// pipelineProcessor
module pipelineProcessor(
	input clk,
	input reset,
	output [31:0]  inst_addr,
	input  [31:0]  instr,
	output [31:0]  data_addr,
	output  [31:0]  data_out,
	output        mem_read,
	output          mem_write,
	input  [31:0]  data_in
	);
Size: about 4500 cells after synthesis, roughly 160 I/O pins.
clock: 9.0 ns
lec_check: 0
cap_margin: 5
cell_pad_in_sites_detail_placement: 1
core_margin: 7
core_utilization: 40
cts_cluster_size: 91
slew_margin: 20
run.sh (not shown) runs the stock make flow with config.mk's settings and CLKGATE_MAP_FILE=.
The starting point produced a clean layout.
==> next run, changes <==
CAP_MARGIN = 20   (was 5)
CELL_PAD_IN_SITES_DETAIL_PLACEMENT = default   (was 1)
CORE_MARGIN = 2   (was 7)
CORE_UTILIZATION = 57   (was 40)
CTS_CLUSTER_SIZE = 100   (was 91)
PLACE_DENSITY = 0.6   (was default)
clock period = 8.52 ns   (was 9.0 ns; I/O delays follow)
The new run went through all stages and came out clean; power is higher by a few percent; synthesized area is unchanged; worst hold slack gains 0.010 ns; worst setup slack loses 0.092 ns; design area is lower slightly.
==> next run, changes <==
CORE_UTILIZATION = 58   (was 57)
CTS_CLUSTER_SIZE = default   (was 100)
GPL_TIMING_DRIVEN = 1   (was default)
PLACE_DENSITY = default   (was 0.6)
PLACE_DENSITY_LB_ADDON = 0.02   (was default)
SLEW_MARGIN = 15   (was 20)
clock period = 4.38 ns   (was 8.52 ns; I/O delays follow)
What happened: Now the flow ran to the end with violations: negative setup slack; power goes up by 110%; cell count goes up by 13%; maximum frequency goes up by 30%; sequential share of layout area goes down by 5.3 points; via count goes up by 8.7%; combinational power goes up to 2.8 times its value; setup slack is worse by 2.4 ns; area after synthesis is unchanged.

========
pipelineProcessor again, from the RTL that the note above started with.
make LEC_CHECK=0 ABC_AREA=1 CAP_MARGIN=40 CORE_ASPECT_RATIO=0.5 CORE_MARGIN=2 CORE_UTILIZATION=72 CTS_CLUSTER_DIAMETER=392 CTS_CLUSTER_SIZE=99 GPL_ROUTABILITY_DRIVEN=0 PLACE_DENSITY=0.4 SETUP_SLACK_MARGIN=0.61 SLEW_MARGIN=20 TNS_END_PERCENT=10 finish   # period 4.54 ns
The baseline died in global routing, error ODB-0269.
Then changed:
==> flow/config.mk (replaced) <==
export PLATFORM = sky130hd
export DESIGN_NAME = pipelineProcessor
export DESIGN_NICKNAME = pipelineProcessor
export VERILOG_FILES = /design/flow/design.v
export SDC_FILE = /design/flow/constraint.sdc
export NUM_CORES = 4
export LEC_CHECK = 0
export ABC_AREA = 0
export CAP_MARGIN = 30
export CORE_MARGIN = 7
export CORE_UTILIZATION = 26
export HOLD_SLACK_MARGIN = 0.1
export PLACE_DENSITY_LB_ADDON = 0.23
export SLEW_MARGIN = 20
==> flow/constraint.sdc (replaced) <==
create_clock -name core_clock -period 11.6 [get_ports {clk}]
set_input_delay 2.3200 -clock core_clock [delete_from_list [all_inputs] [get_ports {clk}]]
set_output_delay 2.3200 -clock core_clock [all_outputs]
set_load 0.01 [all_outputs]
With this change the flow finished with timing, DRC and antenna clean.
Synthesized cell count drops by 42%.
Synthesized area drops by 3.9%.
Die size climbs to 2.7 times its value.
Then changed:
--- a/flow/config.mk
+++ b/flow/config.mk
@@ -8,6 +8,6 @@
-export ABC_AREA = 0
-export CAP_MARGIN = 30
-export CORE_MARGIN = 7
-export CORE_UTILIZATION = 26
-export HOLD_SLACK_MARGIN = 0.1
-export PLACE_DENSITY_LB_ADDON = 0.23
+export CAP_MARGIN = 5
+export CORE_MARGIN = 2
+export CORE_UTILIZATION = 70
+export CTS_CLUSTER_SIZE = 34
+export HOLD_SLACK_MARGIN = -0.09
+export PLACE_DENSITY = 0.6
==> flow/constraint.sdc (replaced) <==
create_clock -name core_clock -period 5.46 [get_ports {clk}]
set_input_delay 1.0920 -clock core_clock [delete_from_list [all_inputs] [get_ports {clk}]]
set_output_delay 1.0920 -clock core_clock [all_outputs]
set_load 0.01 [all_outputs]
This time the run aborted during global routing, error ODB-0269.
Synthesized cell count is unchanged.
Synthesized area is unchanged.
Die area goes down by about 64%.

========
pipelineProcessor again, from the RTL that the note above started with.
Settings: LEC_CHECK=0, CAP_MARGIN=35, CORE_MARGIN=2, CORE_UTILIZATION=56, CTS_CLUSTER_DIAMETER=230, GPL_ROUTABILITY_DRIVEN=0, PLACE_DENSITY_LB_ADDON=0.26, SLEW_MARGIN=20; clock period 10.8 ns.
The starting point completed without violations.
Change:
ABC_AREA = 1   (was unset)
CORE_UTILIZATION = 20   (was 56)
CTS_CLUSTER_DIAMETER = unset   (was 230)
GPL_ROUTABILITY_DRIVEN = unset   (was 0)
GPL_TIMING_DRIVEN = 1   (was unset)
PLACE_DENSITY_LB_ADDON = 0.02   (was 0.26)
SLEW_MARGIN = 15   (was 20)
TNS_END_PERCENT = 70   (was unset)
clock period = 12.0 ns   (was 10.8 ns; I/O delays follow)
The changed run completed without violations; worst setup slack improved by 1.5 ns; final cell count went up by 99%; final area went up by 11%; wire length went up by 91%; non-clock buffer count went up by 106; clock power went up by about 13%.
Change:
ABC_AREA = unset   (was 1)
CAP_MARGIN = 20   (was 35)
CORE_UTILIZATION = 58   (was 20)
GPL_TIMING_DRIVEN = unset   (was 1)
PLACE_DENSITY_LB_ADDON = unset   (was 0.02)
SETUP_SLACK_MARGIN = 1.5   (was unset)
SLEW_MARGIN = 20   (was 15)
TNS_END_PERCENT = unset   (was 70)
clock period = 5.98 ns   (was 12.0 ns; I/O delays follow)
=>
- The changed run ran to the end with violations: setup timing
- utilization came out higher by 49 points
- sequential cell count does not change
- hold slack hardly moves
- sequential share of layout area goes down by 0.37 points

========
## job 4107
pipelineProcessor again, from the RTL that the note above started with.
make LEC_CHECK=0 ABC_AREA=0 CAP_MARGIN=20 CELL_PAD_IN_SITES_GLOBAL_PLACEMENT=2 CORE_ASPECT_RATIO=0.63 CORE_MARGIN=2 CORE_UTILIZATION=22 CTS_CLUSTER_DIAMETER=384 GPL_ROUTABILITY_DRIVEN=0 HOLD_SLACK_MARGIN=0.23 MAX_ROUTING_LAYER=met4 MIN_ROUTING_LAYER=met2 PLACE_DENSITY=0.6 SLEW_MARGIN=20 finish   # period 5.36 ns
To summarise job 4107: no stage aborted, but the layout did not pass its checks, failing on negative setup slack.
For job 3934, these inputs were changed with respect to job 4107:
Settings: swapping 0.23 for -0.09 in HOLD_SLACK_MARGIN; clearing CTS_CLUSTER_DIAMETER, which used to be 384; swapping 20 for 5 in CAP_MARGIN; swapping 22 for 70 in CORE_UTILIZATION; clearing CORE_ASPECT_RATIO, which used to be 0.63; clearing MAX_ROUTING_LAYER, which used to be met4; clearing GPL_ROUTABILITY_DRIVEN, which used to be 0; clearing CELL_PAD_IN_SITES_GLOBAL_PLACEMENT, which used to be 2; clearing ABC_AREA, which used to be 0; clearing MIN_ROUTING_LAYER, which used to be met2; putting CTS_CLUSTER_SIZE at 34 where nothing was set; swapping 5.36 for 4.48 in the clock period (ns, I/O delays scaled along).
Notes after the runs:
Number of distinct library cells after synthesis came out exactly the same in job 3934 and job 4107.
Job 3934 against job 4107; row count is down by more than a quarter.
Going from job 4107 to job 3934, the placement-stage cell area was found to have gone down by 5.0%.
Job 3934 did not make it past 5_1_grt, where a tool error ended it.
Compared to job 4107, job 3934 was floorplanned on a smaller die.
Looking at vertical die dimension, job 3934 sits about 30% below job 4107.
> inputs changed (job 3934 -> job 1336)
Settings: swapping 5 for 20 in CAP_MARGIN; clearing CTS_CLUSTER_SIZE, which used to be 34; clearing HOLD_SLACK_MARGIN, which used to be -0.09; swapping 70 for 40 in CORE_UTILIZATION; swapping 4.48 for 7.73 in the clock period (ns, I/O delays scaled along).
==> results <==
The flow did not stop early for job 1336: all stages ran, and the layout cleared the timing, design-rule and antenna checks.
Vertical die dimension for job 1336 is higher than for job 3934.
On synthesized area, job 3934 and job 1336 are neck and neck.
Job 3934 → job 1336: effective utilization at floorplan lower, die size higher, total number of placement rows higher.
Between job 3934 and job 1336, placed wire-length estimate decreased.
The following lists how job 7381 was set up differently from job 1336:
Settings: CORE_UTILIZATION now 51, was 40; SETUP_SLACK_MARGIN now -0.57, previously not set; PLACE_DENSITY now 0.75, was 0.6; CORE_MARGIN now 6, was 2; ABC_AREA now 0, previously not set; the clock period (ns, I/O delays scaled along) now 10.3, was 7.73.
Findings:
Job 7381 has completed all stages; timing, DRC and antenna checks passed. Summary of job 7381 over job 1336: clock distribution power went down 25%; count of buffering cells on the critical path with inverters included went down 1; slack of the critical path went up 1540 ps. Final area on job 7381 is ahead of job 1336. Job 7381 vs job 1336, capturing element of the worst setup path: InstructionFetch.pc_counter.current[7] vs InstructionFetch.pc_counter.current[9]. Part of the power in combinational logic: job 7381 vs job 1336 down 0.5 points. Via count was lower in the run labelled job 1336. Delta (job 7381 minus job 1336): routing usage on met1 shows an increase of 4.1 points; ratio of final minimum period to clock period shrank by 14 points.
No activity file was given, so power comes from the tool's default toggle rates.
